Design mapper, start of the top module:
module mapper #(
    parameter DIM4_WIDTH = 8,  
    parameter DIM3_WIDTH = 8, 
    parameter DIM2_WIDTH = 8,  
    parameter DIM1_WIDTH = 8,
    parameter IDX4_WIDTH = 8,  
    parameter IDX3_WIDTH = 8, 
    parameter IDX2_WIDTH = 8,  
    parameter IDX1_WIDTH = 8,
    parameter ROW_MAJOR = 1,   
    parameter ADDR_WIDTH = 32 
)( 
    input  logic                        clk,            
    input  logic                        rst,            
    input  logic [DIM4_WIDTH - 1:0]     dim4, 
    input  logic [DIM3_WIDTH - 1:0]     dim3, 
    input  logic [DIM2_WIDTH - 1:0]     dim2,
    input  logic [DIM1_WIDTH - 1:0]     dim1,
    input  logic [IDX4_WIDTH - 1:0]     idx4,
    input  logic [IDX3_WIDTH - 1:0]     idx3, 
    input  logic [IDX2_WIDTH - 1:0]     idx2,
    input  logic [IDX1_WIDTH - 1:0]     idx1,
    input  logic [ADDR_WIDTH - 1:0]     base_addr,
    output logic [ADDR_WIDTH - 1:0]     addr
);
==> flow/config.mk <==
export PLATFORM = sky130hd
export DESIGN_NAME = mapper
export DESIGN_NICKNAME = mapper
export VERILOG_FILES = /design/flow/design.v
export SDC_FILE = /design/flow/constraint.sdc
export NUM_CORES = 4
export LEC_CHECK = 0
export CAP_MARGIN = 35
export CORE_MARGIN = 2
export CORE_UTILIZATION = 72
export CTS_CLUSTER_SIZE = 36
export HOLD_SLACK_MARGIN = 0.23
export PLACE_DENSITY_LB_ADDON = 0.26
export SLEW_MARGIN = 20
==> flow/constraint.sdc <==
create_clock -name core_clock -period 8.04 [get_ports {clk}]
set_input_delay 1.6080 -clock core_clock [delete_from_list [all_inputs] [get_ports {clk}]]
set_output_delay 1.6080 -clock core_clock [all_outputs]
set_load 0.01 [all_outputs]
run.sh (not shown) runs the stock make flow with config.mk's settings and CLKGATE_MAP_FILE=.
The first run reached the layout checks and failed them: setup timing.
==> next run, changes <==
Settings changed: CAP_MARGIN 35 to 20, CORE_UTILIZATION 72 to 40, CTS_CLUSTER_SIZE 36 to not set, HOLD_SLACK_MARGIN 0.23 to not set, PLACE_DENSITY_LB_ADDON 0.26 to not set.
Clock period 8.04 ns to 12.0 ns, I/O delays scaled along.
This time the run produced a clean layout.
First-iteration DRC count drops by 32%.
Global-route usage drops by 17 points.
Wire length drops by 8.9%.
Setup slack is better by 1.7 ns.
Sequential share of layout area climbs by 0.53 points.
Via count drops by 9.1%.
Flip-flop count is unchanged.
Clock skew climbs by 0.0065 ns.
==> next run, changes <==
Settings changed: PLACE_DENSITY_LB_ADDON set to 0.23, TNS_END_PERCENT set to 50.
Fmax came out higher by 1.5%; synthesized area stays the same; wire length came out higher by about 1.2%; worst hold slack degrades by 0.017 ns; setup slack improves by 0.16 ns; cell area is about the same; first-iteration DRC count came out lower by 1.0%; die area stays the same.
==> next run, changes <==
Settings changed: ABC_AREA set to 0, CORE_UTILIZATION 40 to 59, CTS_CLUSTER_DIAMETER set to 361, CTS_CLUSTER_SIZE set to 99, MAX_ROUTING_LAYER set to met4, PLACE_DENSITY set to 0.83, PLACE_DENSITY_LB_ADDON 0.23 to not set, TNS_END_PERCENT 50 to not set.
=> The new run completed without violations. Global-route usage rises by 8.6 points. Sequential share of layout area rose by 0.16 points. Synthesized area stays the same. Non-clock buffer count came out lower by 4. Cell count drops by a little under a tenth. Design area drops slightly. Clock-buffer cell count increases by 1.

Starting RTL as in the previous note.
clock: 9.8 ns
lec_check: 0
abc_area: 1
cap_margin: 10
core_margin: 2
core_utilization: 72
cts_cluster_diameter: 221
cts_cluster_size: 73
setup_slack_margin: 1.33
slew_margin: 20
The starting point ran to the end with no violations.
Edit:
ABC_AREA = not set   (was 1)
CAP_MARGIN = 0   (was 10)
CTS_CLUSTER_DIAMETER = 373   (was 221)
CTS_CLUSTER_SIZE = not set   (was 73)
SETUP_SLACK_MARGIN = -0.45   (was 1.33)
clock period = 6.22 ns   (was 9.8 ns; I/O delays follow)
After rerunning:
- This time the run produced a layout that fails on negative setup slack
- non-clock buffer count climbs by 180
- core utilization climbs by 5.5 points
- sequential share of layout area climbs by 0.23 points
- cell count drops by 21%
- wire length drops by 7.5%
- register-to-register slack gets worse by 4.0 ns
Edit:
CAP_MARGIN = 20   (was 0)
CORE_UTILIZATION = 40   (was 72)
CTS_CLUSTER_DIAMETER = not set   (was 373)
SETUP_SLACK_MARGIN = not set   (was -0.45)
clock period = 11.2 ns   (was 6.22 ns; I/O delays follow)
With this change the flow finished with timing, DRC and antenna clean.
Global-route usage falls by 18 points.
Routed wire length falls by 11%.
Non-clock buffer count falls by 188.
Hold slack got worse by 0.056 ns.
Clock skew barely changes.
Edit:
CORE_UTILIZATION = 65   (was 40)
CTS_CLUSTER_DIAMETER = 343   (was not set)
CTS_CLUSTER_SIZE = 35   (was not set)
clock period = 9.23 ns   (was 11.2 ns; I/O delays follow)
Design area came out higher by 1.7%.
Hold slack improves by 0.059 ns.
First-iteration DRC count fell by 2.6%.
Routed wire length decreases by 1.2%.

mapper again, from the RTL that the note above started with.
clock: 8.09 ns
lec_check: 0
cap_margin: 20
core_margin: 2
core_utilization: 72
cts_cluster_size: 39
place_density_lb_addon: 0.01
setup_slack_margin: 0.75
slew_margin: 20
The starting point produced a layout that fails on setup timing.
Change:
CAP_MARGIN = 0   (was 20)
CTS_CLUSTER_SIZE = unset   (was 39)
HOLD_SLACK_MARGIN = -0.1   (was unset)
PLACE_DENSITY_LB_ADDON = unset   (was 0.01)
SETUP_SLACK_MARGIN = unset   (was 0.75)
clock period = 6.22 ns   (was 8.09 ns; I/O delays follow)
Effect:
- The new run completed, yet does not pass: setup timing
- setup slack got worse by 1.5 ns
- non-clock buffer count came out higher by 70
- global-route usage came out higher by 3.4 points
Change:
CAP_MARGIN = 20   (was 0)
CORE_UTILIZATION = 71   (was 72)
CTS_CLUSTER_SIZE = 39   (was unset)
HOLD_SLACK_MARGIN = unset   (was -0.1)
clock period = 8.09 ns   (was 6.22 ns; I/O delays follow)
=> The new run completed, yet does not pass: setup timing; setup slack is better by 1.6 ns; first-iteration DRC count decreases by 38%; global-route usage came out lower by 3.7 points; register-to-register slack gains 1.8 ns; die size is higher by 1.4%; final cell count falls by 2.0%; wire length decreases by 12%; flip-flop count does not change; clock skew drops by 0.0072 ns; design area fell by 2.9%.
Change:
CAP_MARGIN = 40   (was 20)
CORE_UTILIZATION = 72   (was 71)
HOLD_SLACK_MARGIN = 0.3   (was unset)
PLACE_DENSITY_LB_ADDON = 0.01   (was unset)
SETUP_SLACK_MARGIN = 0.75   (was unset)
What happened: The changed run produced a layout that fails on setup timing. Synthesized area stays the same. Sequential share of layout area hardly moves. Flip-flop count does not change. Register-to-register slack gets worse by 0.11 ns. Worst setup slack gets worse by 0.093 ns. Clock-buffer cell count came out higher by 3.
Change:
CAP_MARGIN = 5   (was 40)
CTS_CLUSTER_DIAMETER = 343   (was unset)
CTS_CLUSTER_SIZE = 35   (was 39)
PLACE_DENSITY_LB_ADDON = unset   (was 0.01)
SETUP_SLACK_MARGIN = -0.58   (was 0.75)
clock period = 6.25 ns   (was 8.09 ns; I/O delays follow)
Effect:
- The changed run reached the layout checks and failed them: setup timing
- non-clock buffer count rises by 59
- global-route usage rose by 1.8 points
- setup slack loses 1.6 ns
- cell area is higher by 1.7%
- via count grows by 3.9%
- clock-buffer cell count is higher by 1
Change:
CAP_MARGIN = 20   (was 5)
CTS_CLUSTER_DIAMETER = unset   (was 343)
CTS_CLUSTER_SIZE = unset   (was 35)
HOLD_SLACK_MARGIN = unset   (was 0.3)
PLACE_DENSITY_LB_ADDON = 0.26   (was unset)
SETUP_SLACK_MARGIN = unset   (was -0.58)
clock period = 8.04 ns   (was 6.25 ns; I/O delays follow)
Effect: The new run completed, yet does not pass: setup timing. Via count went down by 3.4%. Global-route usage went down by 1.7 points. Setup slack is better by 1.5 ns. Synthesized cell count stays the same. Wire length went down by 8.2%. Area after synthesis stays the same. Cell area went down by 3.1%. Critical path depth went up by 2. Register-to-register slack is better by 1.6 ns.

Starting RTL as in the previous note.
Settings: LEC_CHECK=0, ABC_AREA=1, CAP_MARGIN=20, CELL_PAD_IN_SITES_DETAIL_PLACEMENT=2, CORE_MARGIN=5, CORE_UTILIZATION=38, CTS_CLUSTER_DIAMETER=288, MAX_ROUTING_LAYER=met4, MIN_ROUTING_LAYER=met1, PLACE_DENSITY=0.77, SETUP_SLACK_MARGIN=2.52, SLEW_MARGIN=0, TNS_END_PERCENT=55; clock period 20.0 ns.
The baseline failed in global routing (5_1_grt).
Next try:
==> flow/config.mk (replaced) <==
export PLATFORM = sky130hd
export DESIGN_NAME = mapper
export DESIGN_NICKNAME = mapper
export VERILOG_FILES = /design/flow/design.v
export SDC_FILE = /design/flow/constraint.sdc
export NUM_CORES = 4
export LEC_CHECK = 0
export CAP_MARGIN = 20
export CORE_MARGIN = 2
export CORE_UTILIZATION = 65
export MAX_ROUTING_LAYER = met4
export SETUP_SLACK_MARGIN = -0.59
export SLEW_MARGIN = 20
==> flow/constraint.sdc (replaced) <==
create_clock -name core_clock -period 7.96 [get_ports {clk}]
set_input_delay 1.5920 -clock core_clock [delete_from_list [all_inputs] [get_ports {clk}]]
set_output_delay 1.5920 -clock core_clock [all_outputs]
set_load 0.01 [all_outputs]
The new run completed and failed the layout checks on negative setup slack.
Die area fell by 48%.
Synthesized cell count fell by 28%.
Area after synthesis fell by 8.7%.
Next try:
--- a/flow/config.mk
+++ b/flow/config.mk
@@ -10,3 +10,2 @@
-export CORE_UTILIZATION = 65
-export MAX_ROUTING_LAYER = met4
-export SETUP_SLACK_MARGIN = -0.59
+export CORE_UTILIZATION = 58
+export SETUP_SLACK_MARGIN = -0.6
==> flow/constraint.sdc (replaced) <==
create_clock -name core_clock -period 6.09 [get_ports {clk}]
set_input_delay 1.2180 -clock core_clock [delete_from_list [all_inputs] [get_ports {clk}]]
set_output_delay 1.2180 -clock core_clock [all_outputs]
set_load 0.01 [all_outputs]
Result:
- The new run produced a layout that fails on negative setup slack
- wire length rises by a few percent
- first-iteration DRC count rises by about a fifth
- via count rises by a few percent
- synthesized area is unchanged
- non-clock buffer count rises by 125
- count of clock-buffer cells in the layout falls by 1
- setup slack degrades by 1.4 ns
- cell area rises by a few percent
- cell count rises by a few percent
- worst hold slack degrades by 0.036 ns
Next try:
--- a/flow/config.mk
+++ b/flow/config.mk
@@ -8 +8 @@
-export CAP_MARGIN = 20
+export CAP_MARGIN = 5
@@ -10,2 +10,2 @@
-export CORE_UTILIZATION = 58
-export SETUP_SLACK_MARGIN = -0.6
+export CORE_UTILIZATION = 70
+export MAX_ROUTING_LAYER = met4
==> flow/constraint.sdc (replaced) <==
create_clock -name core_clock -period 7.19 [get_ports {clk}]
set_input_delay 1.4380 -clock core_clock [delete_from_list [all_inputs] [get_ports {clk}]]
set_output_delay 1.4380 -clock core_clock [all_outputs]
set_load 0.01 [all_outputs]
The changed run finished but fails on negative setup slack.
Sequential cell count does not change.
First-iteration DRC count went up slightly.
Setup slack gains 0.83 ns.
